Setup of exp/lagoon:
## brain_m
module brain_m(clk, rst, distance, mode, start, E, color, OE, shape);
For scale: ~19 I/O pins, about 110,000 sq um of cells after synthesis.
export LEC_CHECK = 0
export CAP_MARGIN = 10
export CORE_MARGIN = 2
export CORE_UTILIZATION = 72
export CTS_CLUSTER_SIZE = 15
export HOLD_SLACK_MARGIN = -0.1
export SETUP_SLACK_MARGIN = -0.27
export SLEW_MARGIN = 40
create_clock -name core_clock -period 2.83 [get_ports {clk}]
run.sh (not shown) runs the stock make flow with config.mk's settings and CLKGATE_MAP_FILE=.
Status exp/lagoon: flow complete, layout not clean - setup timing
Input-level comparison between exp/maple and exp/lagoon:
# exp/lagoon
export LEC_CHECK = 0
export CAP_MARGIN = 10
export CORE_MARGIN = 2
export CORE_UTILIZATION = 72
export CTS_CLUSTER_SIZE = 15
export HOLD_SLACK_MARGIN = -0.1
export SETUP_SLACK_MARGIN = -0.27
export SLEW_MARGIN = 40
create_clock -name core_clock -period 2.83 [get_ports {clk}]
# exp/maple
export LEC_CHECK = 0
export CAP_MARGIN = 20
export CORE_MARGIN = 2
export CORE_UTILIZATION = 72
export PLACE_DENSITY_LB_ADDON = 0.0
export SETUP_SLACK_MARGIN = 0.62
export SLEW_MARGIN = 20
create_clock -name core_clock -period 3.7 [get_ports {clk}]
==> comparison <==
- exp/maple: flow complete, layout not clean; failing: setup timing
- exp/lagoon completed end to end; final checks failed (setup timing).
- Across both runs, cell depth of the worst hold path was higher for exp/maple than for exp/lagoon.
- exp/lagoon → exp/maple: highest attainable clock frequency went down 0.017 GHz, count of clock-buffer cells in the layout saw an increase, worst ir drop on vdd lower.
Edits applied to the flow inputs when going from exp/maple to exp/delta:
# exp/maple
export LEC_CHECK = 0
export CAP_MARGIN = 20
export CORE_MARGIN = 2
export CORE_UTILIZATION = 72
export PLACE_DENSITY_LB_ADDON = 0.0
export SETUP_SLACK_MARGIN = 0.62
export SLEW_MARGIN = 20
create_clock -name core_clock -period 3.7 [get_ports {clk}]
# exp/delta
export LEC_CHECK = 0
export CAP_MARGIN = 20
export CORE_MARGIN = 2
export CORE_UTILIZATION = 72
export CTS_CLUSTER_SIZE = 48
export PLACE_DENSITY_LB_ADDON = 0.0
export SETUP_SLACK_MARGIN = 1.38
export SLEW_MARGIN = 20
create_clock -name core_clock -period 4.79 [get_ports {clk}]
Findings:
Of exp/maple and exp/delta, only exp/delta finishes the flow clean. Completing all stages was not enough for exp/maple: its layout failed the final checks because of setup timing. Re global-route total usage across every layer: exp/maple and exp/delta aren't equal, and the higher value belongs to exp/maple. Summary of exp/delta over exp/maple: first-pass GRT wire length decreased about 3.5%; total area of sequential cells essentially unchanged. Diff exp/maple and exp/delta: average wire per cell in the routed design lower in exp/delta. Going from exp/maple to exp/delta, non-clock buffer count lower; part of the total power dissipated in the clock network rose 0.7 points.
--- input diff exp/delta..exp/violet ---
# exp/delta
export LEC_CHECK = 0
export CAP_MARGIN = 20
export CORE_MARGIN = 2
export CORE_UTILIZATION = 72
export CTS_CLUSTER_SIZE = 48
export PLACE_DENSITY_LB_ADDON = 0.0
export SETUP_SLACK_MARGIN = 1.38
export SLEW_MARGIN = 20
create_clock -name core_clock -period 4.79 [get_ports {clk}]
# exp/violet
export LEC_CHECK = 0
export CAP_MARGIN = 20
export CORE_MARGIN = 2
export CORE_UTILIZATION = 40
export PLACE_DENSITY = 0.6
export SLEW_MARGIN = 20
create_clock -name core_clock -period 10.0 [get_ports {clk}]
## What came out
- For exp/violet, the capture point of the worst path was shape[0], unlike exp/delta, where it was shape[1].
- Power: exp/violet draws less than exp/delta
- Sequential power shrinks by more than half when moving from exp/delta to exp/violet.
- Number of buffers outside the clock class in the layout in exp/violet is 126 lower than in exp/delta
- The run showing the smaller final worst clock skew is exp/delta.
- exp/violet vs exp/delta on core utilization: exp/violet is the lower one.
- exp/delta → exp/violet: minimum setup slack in the final design climbed 3.02 ns; number of buffers created by CTS climbed 15; clock input transition at the sequential cells of the worst setup and hold paths barely changed; instance area after placement climbed about 1.3%; flop share of the area barely changed.

---

Starting RTL as in the previous note.
clock: 3.71 ns
lec_check: 0
cap_margin: 20
cell_pad_in_sites_global_placement: 0
core_margin: 2
core_utilization: 72
cts_cluster_diameter: 390
place_density_lb_addon: 0.0
setup_slack_margin: -0.26
slew_margin: 25
tns_end_percent: 5
The starting point completed, yet does not pass: negative setup slack.
==> next run, changes <==
==> flow/config.mk (replaced) <==
export PLATFORM = sky130hd
export DESIGN_NAME = brain_m
export DESIGN_NICKNAME = brain_m
export VERILOG_FILES = /design/flow/design.v
export SDC_FILE = /design/flow/constraint.sdc
export NUM_CORES = 4
export LEC_CHECK = 0
export CAP_MARGIN = 20
export CORE_MARGIN = 2
export CORE_UTILIZATION = 64
export SLEW_MARGIN = 20
==> flow/constraint.sdc (replaced) <==
create_clock -name core_clock -period 4.84 [get_ports {clk}]
set_input_delay 0.9680 -clock core_clock [delete_from_list [all_inputs] [get_ports {clk}]]
set_output_delay 0.9680 -clock core_clock [all_outputs]
set_load 0.01 [all_outputs]
Outcome: The changed run finished with timing, DRC and antenna clean; routed wire length is lower by 5.9%; worst setup slack gets better by 0.39 ns; via count went down by about 4%; sequential share of layout area goes up by 0.45 points; non-clock buffer count went down by 146; total power went down by 23%; die area climbs by 12%.
==> next run, changes <==
--- a/flow/config.mk
+++ b/flow/config.mk
@@ -10 +10,3 @@
-export CORE_UTILIZATION = 64
+export CORE_UTILIZATION = 72
+export PLACE_DENSITY = 0.35
+export SETUP_SLACK_MARGIN = 1.07
==> flow/constraint.sdc (replaced) <==
create_clock -name core_clock -period 3.7 [get_ports {clk}]
set_input_delay 0.7400 -clock core_clock [delete_from_list [all_inputs] [get_ports {clk}]]
set_output_delay 0.7400 -clock core_clock [all_outputs]
set_load 0.01 [all_outputs]
After rerunning:
- With this change the flow reached the layout checks and failed them: negative setup slack
- register-to-register slack gets worse by 0.94 ns
- routed wire length rose by 20%
- setup slack gets worse by 0.77 ns
- synthesized area is unchanged
- die size fell by 11%
- design area rose by 4.5%
- core utilization rose by 13 points
- via count rose by 9.4%
- sequential share of layout area fell by 2.0 points
- power rose by 28%
- clock power rose by about 20%
==> next run, changes <==
--- a/flow/config.mk
+++ b/flow/config.mk
@@ -11,2 +11 @@
-export PLACE_DENSITY = 0.35
-export SETUP_SLACK_MARGIN = 1.07
+export PLACE_DENSITY_LB_ADDON = 0.01
==> flow/constraint.sdc (replaced) <==
create_clock -name core_clock -period 4.02 [get_ports {clk}]
set_input_delay 0.8040 -clock core_clock [delete_from_list [all_inputs] [get_ports {clk}]]
set_output_delay 0.8040 -clock core_clock [all_outputs]
set_load 0.01 [all_outputs]
The changed run finished but failed the layout checks on negative setup slack. Total power falls by 8.1%. Final area goes down by 4.0%. Sequential share of layout area rises by 1.9 points. Clock-buffer cell count falls by 33. Via count drops by 5.1%.

---

Starting RTL as in the previous note.
clock: 10.0 ns
lec_check: 0
abc_area: 1
cap_margin: 20
cell_pad_in_sites_global_placement: 1
core_aspect_ratio: 0.5
core_margin: 2
core_utilization: 68
cts_cluster_diameter: 253
cts_cluster_size: 98
place_density: 0.39
setup_slack_margin: 2.48
slew_margin: 20
The starting point never finished: it broke off in 3_1_place_gp_skip_io, error GPL-0301.
Rerun with:
Settings changed: ABC_AREA 1 to unset, CELL_PAD_IN_SITES_GLOBAL_PLACEMENT 1 to unset, CORE_ASPECT_RATIO 0.5 to unset, CORE_UTILIZATION 68 to 70, CTS_CLUSTER_DIAMETER 253 to unset, CTS_CLUSTER_SIZE 98 to unset, PLACE_DENSITY 0.39 to unset, SETUP_SLACK_MARGIN 2.48 to 0.62.
Clock period 10.0 ns to 4.58 ns, I/O delays scaled along.
What happened: With this change the flow finished clean; synthesized area went down by 1.0%; synthesized cell count went down by 17%; die area went down by 3.9%.
Rerun with:
Settings changed: CORE_UTILIZATION 70 to 34, PLACE_DENSITY set to 0.6, SETUP_SLACK_MARGIN 0.62 to unset.
Clock period 4.58 ns to 6.6 ns, I/O delays scaled along.
The changed run completed without violations.
Core utilization fell by 40 points.
Die area rose by 100%.
Total power fell by 28%.
Wire length fell by 4.7%.

---

== wip/cedar ==
brain_m again, from the RTL that the note above started with.
make LEC_CHECK=0 ABC_AREA=1 CAP_MARGIN=20 CELL_PAD_IN_SITES_DETAIL_PLACEMENT=2 CELL_PAD_IN_SITES_GLOBAL_PLACEMENT=3 CORE_MARGIN=3 CORE_UTILIZATION=54 CTS_CLUSTER_DIAMETER=184 GPL_ROUTABILITY_DRIVEN=0 GPL_TIMING_DRIVEN=0 MAX_ROUTING_LAYER=met4 MIN_ROUTING_LAYER=met2 SETUP_SLACK_MARGIN=0.06 SLEW_MARGIN=25 TNS_END_PERCENT=10 finish   # period 6.06 ns
Stage in which a tool error killed wip/cedar: 3_1_place_gp_skip_io.
The following lists how wip/nickel was set up differently from wip/cedar:
==> flow/config.mk <==
export PLATFORM = sky130hd
export DESIGN_NAME = brain_m
export DESIGN_NICKNAME = brain_m
export VERILOG_FILES = /design/flow/design.v
export SDC_FILE = /design/flow/constraint.sdc
export NUM_CORES = 4
export LEC_CHECK = 0
export CAP_MARGIN = 20
export CORE_MARGIN = 2
export CORE_UTILIZATION = 63
export SLEW_MARGIN = 20
==> flow/constraint.sdc <==
create_clock -name core_clock -period 4.58 [get_ports {clk}]
set_input_delay 0.9160 -clock core_clock [delete_from_list [all_inputs] [get_ports {clk}]]
set_output_delay 0.9160 -clock core_clock [all_outputs]
set_load 0.01 [all_outputs]
--- outcome ---
- Although it ran to completion, wip/nickel produced a layout that fails the final checks because of antenna rules.
- Taking wip/cedar as the reference point, the area fraction in compound gates after synthesis of wip/nickel falls by 3.0 points.
- Between wip/cedar and wip/nickel, the synthesized area is higher for wip/cedar.
- When the final numbers for wip/cedar and wip/nickel were put side by side, the total die size turned out to be smaller in wip/nickel.
Relative to wip/nickel, the following input files were edited for wip/yarrow:
-- flow/config.mk --
<<< wip/nickel, line 9
export CORE_MARGIN = 2
export CORE_UTILIZATION = 63
export SLEW_MARGIN = 20
>>> wip/yarrow, line 9
export CORE_MARGIN = 2
export CORE_UTILIZATION = 40
export PLACE_DENSITY = 0.6
export SLEW_MARGIN = 20
==> flow/constraint.sdc <==
create_clock -name core_clock -period 6.6 [get_ports {clk}]
set_input_delay 1.3200 -clock core_clock [delete_from_list [all_inputs] [get_ports {clk}]]
set_output_delay 1.3200 -clock core_clock [all_outputs]
set_load 0.01 [all_outputs]
Findings:
Among wip/nickel and wip/yarrow, a clean, completed layout was produced by wip/yarrow alone. ~same share of async-settable or async-resettable flops after synthesis in wip/nickel and wip/yarrow. Row cell depth of the worst setup path: wip/yarrow lower / wip/nickel higher. Comparing wip/nickel and wip/yarrow, area overhead of the layout relative to synthesis is higher on wip/yarrow. Against wip/nickel, number of clock-tree buffers in the layout in wip/yarrow fell by a few percent. Going from wip/nickel to wip/yarrow, the die area was enlarged. Comparing wip/nickel and wip/yarrow, the lower cell area is on wip/nickel. wip/nickel and wip/yarrow ended up with nearly the same count of unique library cells instantiated by Yosys.

---

## run 1
brain_m again, from the RTL that the note above started with.
==> flow/config.mk <==
export PLATFORM = sky130hd
export DESIGN_NAME = brain_m
export DESIGN_NICKNAME = brain_m
export VERILOG_FILES = /design/flow/design.v
export SDC_FILE = /design/flow/constraint.sdc
export NUM_CORES = 4
export LEC_CHECK = 0
export ABC_AREA = 1
export CAP_MARGIN = 20
export CELL_PAD_IN_SITES_GLOBAL_PLACEMENT = 0
export CORE_MARGIN = 2
export CORE_UTILIZATION = 72
export CTS_CLUSTER_DIAMETER = 54
export HOLD_SLACK_MARGIN = 0.28
export PLACE_DENSITY_LB_ADDON = 0.08
export SETUP_SLACK_MARGIN = 1.3
export SLEW_MARGIN = 25
==> flow/constraint.sdc <==
create_clock -name core_clock -period 5.26 [get_ports {clk}]
set_input_delay 1.0520 -clock core_clock [delete_from_list [all_inputs] [get_ports {clk}]]
set_output_delay 1.0520 -clock core_clock [all_outputs]
set_load 0.01 [all_outputs]
Modified inputs, run 2 compared to run 1
Settings: a change of SETUP_SLACK_MARGIN from 1.3 to 1.02; a deleted ABC_AREA that had been 1; a change of PLACE_DENSITY_LB_ADDON from 0.08 to 0.01; a change of the clock period (ns, I/O delays scaled along) from 5.26 to 3.9.
==> results <==
Run 2: flow complete, layout not clean; failing: negative setup slack
Run 2 reports a lower power share of the clock group than run 1 does.
For overall power of the completed layout, dividing the value from run 1 by the value from run 2 gives 0.75.
| initial core utilization | run 2 vs run 1 | ≈ equal |
Compared with run 1, via count normalized by instance count in run 2 increased by a little under 10%.
The worst setup timing slack at the placement stage of run 2 was inferior to that of run 1.
Summary — met2 wire length, run 2 relative to run 1: higher, by about 6%.
Compared with run 1, in run 2 count of cell types in the netlist increased by about 24% relative to the old numbers, synthesis-to-layout area growth increased by 4.0 points relative to the old numbers, data required time of the worst path decreased by 1090 ps relative to the old numbers, cell count decreased by about 13% relative to the old numbers.
Edits applied to the flow inputs when going from run 2 to run 3:
Settings: changing PLACE_DENSITY_LB_ADDON from 0.01 to 0.08; changing CTS_CLUSTER_DIAMETER from 54 to 381; setting ABC_AREA to 0 for the first time; changing SETUP_SLACK_MARGIN from 1.02 to 1.52; changing the clock period (ns, I/O delays scaled along) from 3.9 to 5.26.
==> comparison <==
- For number of setup buffers added after CTS, dividing the value from run 2 by the value from run 3 gives 2.6.
- The combinational power number comes out lower for run 3 vs run 2.
- Run 3 vs run 2: mean routed wirelength per cell down
- On run 3: area growth from synthesis to layout is 4.7 points lower than what run 2 gave.
- In the flow results for run 3 and run 2, the transition at the pin with the smallest max-transition slack is larger on run 3.
- Summary of run 3 and run 2: one run falls short of a clean finish, namely run 2.
- Run 2: all stages done; final checks FAILED (negative setup slack).
- Comparing run 3 against run 2, there is no change at all in number of logic stages on the critical path including buffering.
- The lower fraction of area in registers came out of run 2.
- The setup slack of run 3 is larger than that of run 2.
- Run 3 ended with less proportion of power drawn by combinational gates than run 2.
- Run 3 vs run 2 on clock power: run 3 is the lower one.
What run 4 does differently from run 3 at the input level:
Settings: CTS_CLUSTER_DIAMETER no longer set, was 381; ABC_AREA no longer set, was 0; PLACE_DENSITY_LB_ADDON no longer set, was 0.08; CELL_PAD_IN_SITES_GLOBAL_PLACEMENT no longer set, was 0; HOLD_SLACK_MARGIN no longer set, was 0.28; SETUP_SLACK_MARGIN now -0.24, was 1.52; SLEW_MARGIN now 20, was 25; the clock period (ns, I/O delays scaled along) now 3.7, was 5.26.
==> results <==
Part of the power in the clock network: higher on run 4. Both conditions hold for run 3: the flow ran to the end and the final layout passed the timing, DRC and antenna checks. To summarise run 4: no stage aborted, but the layout did not pass its checks, failing on negative setup slack. Post-route cell area in run 4 is 1400 um^2 higher than in run 3. Diff run 3 -> run 4: highest ir drop seen on vdd saw an increase, switching power share of the total saw a decrease. Run 4 — worst clock skew 21 ps higher, run 3 as reference.

---

Starting RTL as in the previous note.
make LEC_CHECK=0 CAP_MARGIN=15 CORE_MARGIN=2 CORE_UTILIZATION=72 CTS_CLUSTER_DIAMETER=363 CTS_CLUSTER_SIZE=25 HOLD_SLACK_MARGIN=0.29 PLACE_DENSITY_LB_ADDON=0.0 SETUP_SLACK_MARGIN=-0.2 SLEW_MARGIN=20 TNS_END_PERCENT=10 finish   # period 3.67 ns
The starting point completed and failed the layout checks on setup timing.
Edit:
==> flow/config.mk (replaced) <==
export PLATFORM = sky130hd
export DESIGN_NAME = brain_m
export DESIGN_NICKNAME = brain_m
export VERILOG_FILES = /design/flow/design.v
export SDC_FILE = /design/flow/constraint.sdc
export NUM_CORES = 4
export LEC_CHECK = 0
export CAP_MARGIN = 10
export CORE_MARGIN = 2
export CORE_UTILIZATION = 72
export CTS_CLUSTER_SIZE = 15
export HOLD_SLACK_MARGIN = 0.29
export SETUP_SLACK_MARGIN = 0.47
export SLEW_MARGIN = 20
==> flow/constraint.sdc (replaced) <==
create_clock -name core_clock -period 3.28 [get_ports {clk}]
set_input_delay 0.6560 -clock core_clock [delete_from_list [all_inputs] [get_ports {clk}]]
set_output_delay 0.6560 -clock core_clock [all_outputs]
set_load 0.01 [all_outputs]
What happened: The changed run finished but fails on setup timing; worst setup slack degrades by 1.0 ns; power goes up by 44%; wire length went up by 21%; count of clock-buffer cells in the layout rises by 252.
Edit:
==> flow/config.mk (replaced) <==
export PLATFORM = sky130hd
export DESIGN_NAME = brain_m
export DESIGN_NICKNAME = brain_m
export VERILOG_FILES = /design/flow/design.v
export SDC_FILE = /design/flow/constraint.sdc
export NUM_CORES = 4
export LEC_CHECK = 0
export CAP_MARGIN = 20
export CORE_MARGIN = 2
export CORE_UTILIZATION = 58
export PLACE_DENSITY = 0.6
export SLEW_MARGIN = 20
==> flow/constraint.sdc (replaced) <==
create_clock -name core_clock -period 4.05 [get_ports {clk}]
set_input_delay 0.8100 -clock core_clock [delete_from_list [all_inputs] [get_ports {clk}]]
set_output_delay 0.8100 -clock core_clock [all_outputs]
set_load 0.01 [all_outputs]
The changed run passed the timing, DRC and antenna checks.
First-iteration DRC count goes down by a quarter to a third.
Via count goes down by roughly a tenth.
Wire length goes down by about a fifth.
Cell count goes up slightly.
Synthesized cell count stays the same.
Edit:
--- a/flow/config.mk
+++ b/flow/config.mk
@@ -8,5 +8,6 @@
 export CAP_MARGIN = 20
 export CORE_MARGIN = 2
-export CORE_UTILIZATION = 58
-export PLACE_DENSITY = 0.6
+export CORE_UTILIZATION = 70
+export PLACE_DENSITY_LB_ADDON = 0.0
+export SETUP_SLACK_MARGIN = 1.38
 export SLEW_MARGIN = 20
==> flow/constraint.sdc (replaced) <==
create_clock -name core_clock -period 5.59 [get_ports {clk}]
set_input_delay 1.1180 -clock core_clock [delete_from_list [all_inputs] [get_ports {clk}]]
set_output_delay 1.1180 -clock core_clock [all_outputs]
set_load 0.01 [all_outputs]
The changed run completed without violations.
Non-clock buffer count is lower by 89.
Hold slack is better by 0.098 ns.
Power drops by 28%.
Final cell count decreases by 3.6%.
Design area goes down by about 1.2%.
Edit:
--- a/flow/config.mk
+++ b/flow/config.mk
@@ -8,6 +8,6 @@
 export CAP_MARGIN = 20
 export CORE_MARGIN = 2
-export CORE_UTILIZATION = 70
-export PLACE_DENSITY_LB_ADDON = 0.0
-export SETUP_SLACK_MARGIN = 1.38
+export CORE_UTILIZATION = 40
+export PLACE_DENSITY = 0.6
+export SETUP_SLACK_MARGIN = 1.66
 export SLEW_MARGIN = 20
==> flow/constraint.sdc (replaced) <==
create_clock -name core_clock -period 6.6 [get_ports {clk}]
set_input_delay 1.3200 -clock core_clock [delete_from_list [all_inputs] [get_ports {clk}]]
set_output_delay 1.3200 -clock core_clock [all_outputs]
set_load 0.01 [all_outputs]
Result: Cell count grows by roughly a tenth; utilization went down by 33 points; worst setup slack improves by 0.67 ns; area after synthesis is unchanged; via count shrinks by a few percent.
Edit:
--- a/flow/config.mk
+++ b/flow/config.mk
@@ -10,4 +10,3 @@
 export CORE_UTILIZATION = 40
 export PLACE_DENSITY = 0.6
-export SETUP_SLACK_MARGIN = 1.66
 export SLEW_MARGIN = 20
==> flow/constraint.sdc (replaced) <==
create_clock -name core_clock -period 9.74 [get_ports {clk}]
set_input_delay 1.9480 -clock core_clock [delete_from_list [all_inputs] [get_ports {clk}]]
set_output_delay 1.9480 -clock core_clock [all_outputs]
set_load 0.01 [all_outputs]
The new run ran to the end with no violations.
Final area stays flat.
Count of clock-buffer cells in the layout goes up by 44.
Utilization hardly moves.
Final cell count stays flat.
Power fell by 32%.
Routed wire length stays flat.
Area after synthesis stays the same.
Worst hold slack improves by 0.028 ns.
No activity file was given, so power comes from the tool's default toggle rates.
